Design project, start of the top module:
module project (input wrEnable, input [4:0] wrReg, input [4:0] rdReg1, input [4:0] rdReg2, input clk, input [3:0] opCode, input [4:0] shiftAmt, output signed [31:0] result, input selCh, input [31:0] selData);
Settings: LEC_CHECK=0, CAP_MARGIN=20, CORE_MARGIN=2, CORE_UTILIZATION=61, CTS_CLUSTER_SIZE=39, PLACE_DENSITY_LB_ADDON=0.01, SETUP_SLACK_MARGIN=1.61, SLEW_MARGIN=20; clock period 5.49 ns.
run.sh (not shown) runs the stock make flow with config.mk's settings and CLKGATE_MAP_FILE=.
The first run ended with an error in global routing with ODB-0269.
Then changed:
Settings changed: CORE_UTILIZATION 61 to 58, CTS_CLUSTER_SIZE 39 to 50.
Outcome:
- The new run finished but fails on setup timing
- area after synthesis is unchanged
- die size grows by 5.1%
- synthesized cell count does not change
Then changed:
Settings changed: CTS_CLUSTER_SIZE 50 to unset, PLACE_DENSITY_LB_ADDON 0.01 to unset, SETUP_SLACK_MARGIN 1.61 to unset.
This time the run ended with an error in global routing.
Synthesized area is unchanged.
Die size is unchanged.
Synthesized cell count is unchanged.
Then changed:
Settings changed: CORE_UTILIZATION 58 to 61, CTS_CLUSTER_SIZE set to 50, MAX_ROUTING_LAYER set to met4, PLACE_DENSITY_LB_ADDON set to 0.01, SETUP_SLACK_MARGIN set to 1.61, TNS_END_PERCENT set to 5.
The new run did not get past global routing.
Die area falls by 4.9%.
Synthesized area does not change.
Synthesized cell count stays the same.
Then changed:
Settings changed: CORE_UTILIZATION 61 to 56, CTS_CLUSTER_SIZE 50 to unset, MAX_ROUTING_LAYER met4 to unset, PLACE_DENSITY_LB_ADDON 0.01 to unset, TNS_END_PERCENT 5 to unset.
- Now the flow finished with setup timing left
- die area goes up by a little under a tenth
- synthesized cell count stays the same
- area after synthesis stays the same
Then changed:
Settings changed: CELL_PAD_IN_SITES_DETAIL_PLACEMENT set to 1, CORE_UTILIZATION 56 to 40, HOLD_SLACK_MARGIN set to 0.06, MIN_ROUTING_LAYER set to met2, SETUP_SLACK_MARGIN 1.61 to unset.
Clock period 5.49 ns to 10.0 ns, I/O delays scaled along.
Outcome: The new run finished but failed the layout checks on setup timing. Setup slack gets better by 1400 ps. Sequential power shrinks by 45%. Routed wire length drops by 0.73%. Clock-buffer cell count drops by 6. First-iteration DRC count rises by 62%. Non-clock buffer count went down by 866. Total power decreases by 49%. Cell count falls by 4.1%. Die size grows by 39%. Design area drops by 13%.

build 64:
project again, from the RTL that the note above started with.
Design project, start of the top module:
module project (input wrEnable, input [4:0] wrReg, input [4:0] rdReg1, input [4:0] rdReg2, input clk, input [3:0] opCode, input [4:0] shiftAmt, output signed [31:0] result, input selCh, input [31:0] selData);
clock: 9.88 ns
lec_check: 0
cap_margin: 20
core_margin: 2
core_utilization: 34
slew_margin: 20
Build 64: done, clean on timing, DRC and antenna
### build 64 -> build 91
# build 64
export LEC_CHECK = 0
export CAP_MARGIN = 20
export CORE_MARGIN = 2
export CORE_UTILIZATION = 34
export SLEW_MARGIN = 20
create_clock -name core_clock -period 9.88 [get_ports {clk}]
# build 91
export LEC_CHECK = 0
export CAP_MARGIN = 20
export CELL_PAD_IN_SITES_DETAIL_PLACEMENT = 0
export CELL_PAD_IN_SITES_GLOBAL_PLACEMENT = 0
export CORE_ASPECT_RATIO = 0.99
export CORE_MARGIN = 2
export CORE_UTILIZATION = 72
export CTS_CLUSTER_SIZE = 35
export HOLD_SLACK_MARGIN = 0.28
export MAX_ROUTING_LAYER = met4
export MIN_ROUTING_LAYER = met1
export PLACE_DENSITY = 0.65
export SETUP_SLACK_MARGIN = 0.91
export SLEW_MARGIN = 0
export TNS_END_PERCENT = 5
create_clock -name core_clock -period 3.12 [get_ports {clk}]
The remaining runs in build 64 and build 91 completed every stage, whereas build 91 halted early. Build 91 failed in 5_1_grt with GRT-0116. Diff build 91..build 64 | number of I/O port buffers | unchanged. Reported for build 91 and build 64, sequential-to-total area share from yosys stat turned out identical to the last digit. Synthesized cell count across build 91 and build 64: no real change. Lower cell area after placement was reported by build 64, not build 91. Relative to build 64, worst-case setup slack after placement decreased by 3.34 ns in build 91. Taking build 64 as 1.0, build 91 lands at 0.69 on die height. Post-synthesis area per instance: build 91 vs build 64 identical. Number of instances resized during post-cts repair up 452 in build 91 wrt build 64. Build 64 → build 91: placed wire-length estimate after detailed placement +13,000 µm, die area decreased about 50%.
> inputs changed (build 91 -> build 46)
# build 91
export LEC_CHECK = 0
export CAP_MARGIN = 20
export CELL_PAD_IN_SITES_DETAIL_PLACEMENT = 0
export CELL_PAD_IN_SITES_GLOBAL_PLACEMENT = 0
export CORE_ASPECT_RATIO = 0.99
export CORE_MARGIN = 2
export CORE_UTILIZATION = 72
export CTS_CLUSTER_SIZE = 35
export HOLD_SLACK_MARGIN = 0.28
export MAX_ROUTING_LAYER = met4
export MIN_ROUTING_LAYER = met1
export PLACE_DENSITY = 0.65
export SETUP_SLACK_MARGIN = 0.91
export SLEW_MARGIN = 0
export TNS_END_PERCENT = 5
create_clock -name core_clock -period 3.12 [get_ports {clk}]
# build 46
export LEC_CHECK = 0
export CAP_MARGIN = 20
export CORE_MARGIN = 2
export CORE_UTILIZATION = 40
export SLEW_MARGIN = 20
create_clock -name core_clock -period 9.88 [get_ports {clk}]
--- outcome ---
- Reported for build 46 and build 91, synthesized net count turned out identical to the last digit.
- Diff build 46..build 91 | average cell area after synthesis | unchanged
- Build 46 finished every stage; the final checks, however, were not passed, the failures being negative setup slack.
- Looking at worst slack after detailed placement, build 46 sits 3.38 ns higher than build 91 does.
- Detailed-placement wirelength estimate in build 46 vs build 91: down about 10%
- Per the comparison of build 46 with build 91, die span in y increased about 34%, number of setup buffers added after CTS lost 104, number of standard cells after synthesis now sits at about the same level, area fraction in mux cells held steady, horizontal die dimension increased by about 33% relative to the old numbers.
- Die area: higher on build 46

== job 5805 ==
project again, from the RTL that the note above started with.
==> flow/design.v (excerpt) <==
module project (input wrEnable, input [4:0] wrReg, input [4:0] rdReg1, input [4:0] rdReg2, input clk, input [3:0] opCode, input [4:0] shiftAmt, output signed [31:0] result, input selCh, input [31:0] selData);
export LEC_CHECK = 0
export CAP_MARGIN = 20
export CELL_PAD_IN_SITES_DETAIL_PLACEMENT = 0
export CELL_PAD_IN_SITES_GLOBAL_PLACEMENT = 1
export CORE_ASPECT_RATIO = 1.02
export CORE_MARGIN = 2
export CORE_UTILIZATION = 65
export CTS_CLUSTER_SIZE = 35
export HOLD_SLACK_MARGIN = 0.28
export MAX_ROUTING_LAYER = met5
export MIN_ROUTING_LAYER = met1
export PLACE_DENSITY = 0.64
export SETUP_SLACK_MARGIN = 0.65
export SLEW_MARGIN = 20
export TNS_END_PERCENT = 35
create_clock -name core_clock -period 5.62 [get_ports {clk}]
Job 5805: complete, dirty (setup timing)
Inputs modified between job 5805 and job 9575:
Settings: clearing SETUP_SLACK_MARGIN, which used to be 0.65; clearing PLACE_DENSITY, which used to be 0.64; clearing TNS_END_PERCENT, which used to be 35; clearing HOLD_SLACK_MARGIN, which used to be 0.28; clearing CELL_PAD_IN_SITES_GLOBAL_PLACEMENT, which used to be 1; clearing CORE_ASPECT_RATIO, which used to be 1.02; clearing CELL_PAD_IN_SITES_DETAIL_PLACEMENT, which used to be 0; clearing MIN_ROUTING_LAYER, which used to be met1; swapping 65 for 50 in CORE_UTILIZATION; swapping 35 for 57 in CTS_CLUSTER_SIZE; clearing MAX_ROUTING_LAYER, which used to be met5; swapping 5.62 for 5.49 in the clock period (ns, I/O delays scaled along).
### Flow results
Going from job 5805 to job 9575, internal power summed over all cells grew by a few percent. Compared with job 5805, job 9575 shows a clock skew that is 14 ps higher. Side by side, via count turned out lower in job 9575 than in job 5805. Looking at final instance area, job 9575 sits above job 5805. Although it ran to completion, job 9575 produced a layout that fails the final checks because of setup timing. Job 9575 — detailed placement HPWL about 15% higher, job 5805 as reference.
Input-level comparison between job 7042 and job 9575:
Settings: putting SETUP_SLACK_MARGIN at 1.62 where nothing was set; swapping 50 for 61 in CORE_UTILIZATION; putting PLACE_DENSITY_LB_ADDON at 0.01 where nothing was set; putting MAX_ROUTING_LAYER at met4 where nothing was set; putting TNS_END_PERCENT at 5 where nothing was set.
## What came out
- Job 7042 against job 9575: number of rows in the core area dropped 12; post-synthesis compound-gate area fraction barely changed; cell resize tally after clock tree synthesis climbed 16%; synthesized cell count barely changed.
- Of job 9575 and job 7042, job 9575 shows the higher die size, with job 7042 below it.
- The number of synthesized flops with an enable pin on job 7042 is in line with that on job 9575.
- Relative to job 9575, the cell area after placement of job 7042 is lower by about 1.3%.
- Job 7042: aborted in global routing (5_1_grt) (tool error)
- Delta (job 7042 minus job 9575): die height went down by about 9%, total core area fell by 18%.
--- input diff job 7042..job 7510 ---
Settings: clearing MAX_ROUTING_LAYER, which used to be met4; swapping 61 for 60 in CORE_UTILIZATION; clearing SETUP_SLACK_MARGIN, which used to be 1.62; clearing TNS_END_PERCENT, which used to be 5; clearing CTS_CLUSTER_SIZE, which used to be 57; clearing PLACE_DENSITY_LB_ADDON, which used to be 0.01; swapping 5.49 for 7.54 in the clock period (ns, I/O delays scaled along).
### Flow results
FAIL for each of job 7042 and job 7510
The layout from job 7510, despite a flow that completed every stage, fails the layout checks, with the failing checks listed as setup timing.
Job 7042 | ERROR | global routing (5_1_grt)
Summary — final weighted congestion in routability-driven placement, job 7510 relative to job 7042: lower, by 0.057.
Diff job 7042..job 7510 | parity-gate share of the synthesized area counting xor and xnor cells | unchanged
Summary — instance count after placement with tap cells included, job 7510 relative to job 7042: lower, by about 5.5%.
Job 7510 against job 7042: post-detailed-placement half-perimeter wirelength now smaller; area fraction in compound gates comparable.
## Diff of input files: job 7279 against job 7510
Settings: PLACE_DENSITY_LB_ADDON now 0.01, previously not set; CTS_CLUSTER_SIZE now 57, previously not set; SETUP_SLACK_MARGIN now 1.62, previously not set; CORE_UTILIZATION now 56, was 60; the clock period (ns, I/O delays scaled along) now 5.49, was 7.54.
Findings:
The layout from job 7510, despite a flow that completed every stage, fails the layout checks, with the failing checks listed as setup timing. The layout from job 7279, despite a flow that completed every stage, fails the layout checks, with the failing checks listed as setup timing. Relative to job 7510, sum of routed wire length over all layers has increased by about 2.4% in job 7279. Comparing detailed-routing iteration count for the pre-antenna-repair pass for job 7510 and job 7279, the smaller number came from job 7279. Per the comparison of job 7279 with job 7510, synthesis-to-layout area growth climbed 8.4 points; routed metal-1 wirelength climbed about 6%.
Input changes introduced in job 9527 (baseline for comparison: job 7279):
Settings: removing PLACE_DENSITY_LB_ADDON (formerly 0.01); setting PLACE_DENSITY to 0.39 for the first time; changing CORE_UTILIZATION from 56 to 72; setting ABC_AREA to 1 for the first time; changing SETUP_SLACK_MARGIN from 1.62 to 0.68; changing CTS_CLUSTER_SIZE from 57 to 10; changing the clock period (ns, I/O delays scaled along) from 5.49 to 5.17.
Results
- Job 9527 vs job 7279: and-or/or-and share of the synthesized area up in job 9527
- Number of standard cells after synthesis: job 9527 vs job 7279 up 87%
- Portion of netlist area occupied by mux cells in job 9527 vs job 7279: down 26 points
- Looking at job 9527 and job 7279, the post-synthesis share of cell area spent on xor and xnor gates is a wash.
- In the metrics for job 9527 and job 7279, the one carrying the lower starting utilization of the core area is job 7279.
- Re instance count after placement with tap cells included: job 9527 and job 7279 aren't equal, and the higher value belongs to job 9527.
- Job 9527 vs job 7279: synthesized chip area reported by yosys up by a few percent
- Between job 9527 and job 7279, placer's final routability congestion estimate is lower for job 7279, job 9527 comes in above that.
- Flow for job 9527 halted at global routing (5_1_grt), error code GRT-0116.
- [job 9527] die extent in x fell about 9% relative to job 7279
Power and IR drop assume default switching activity.
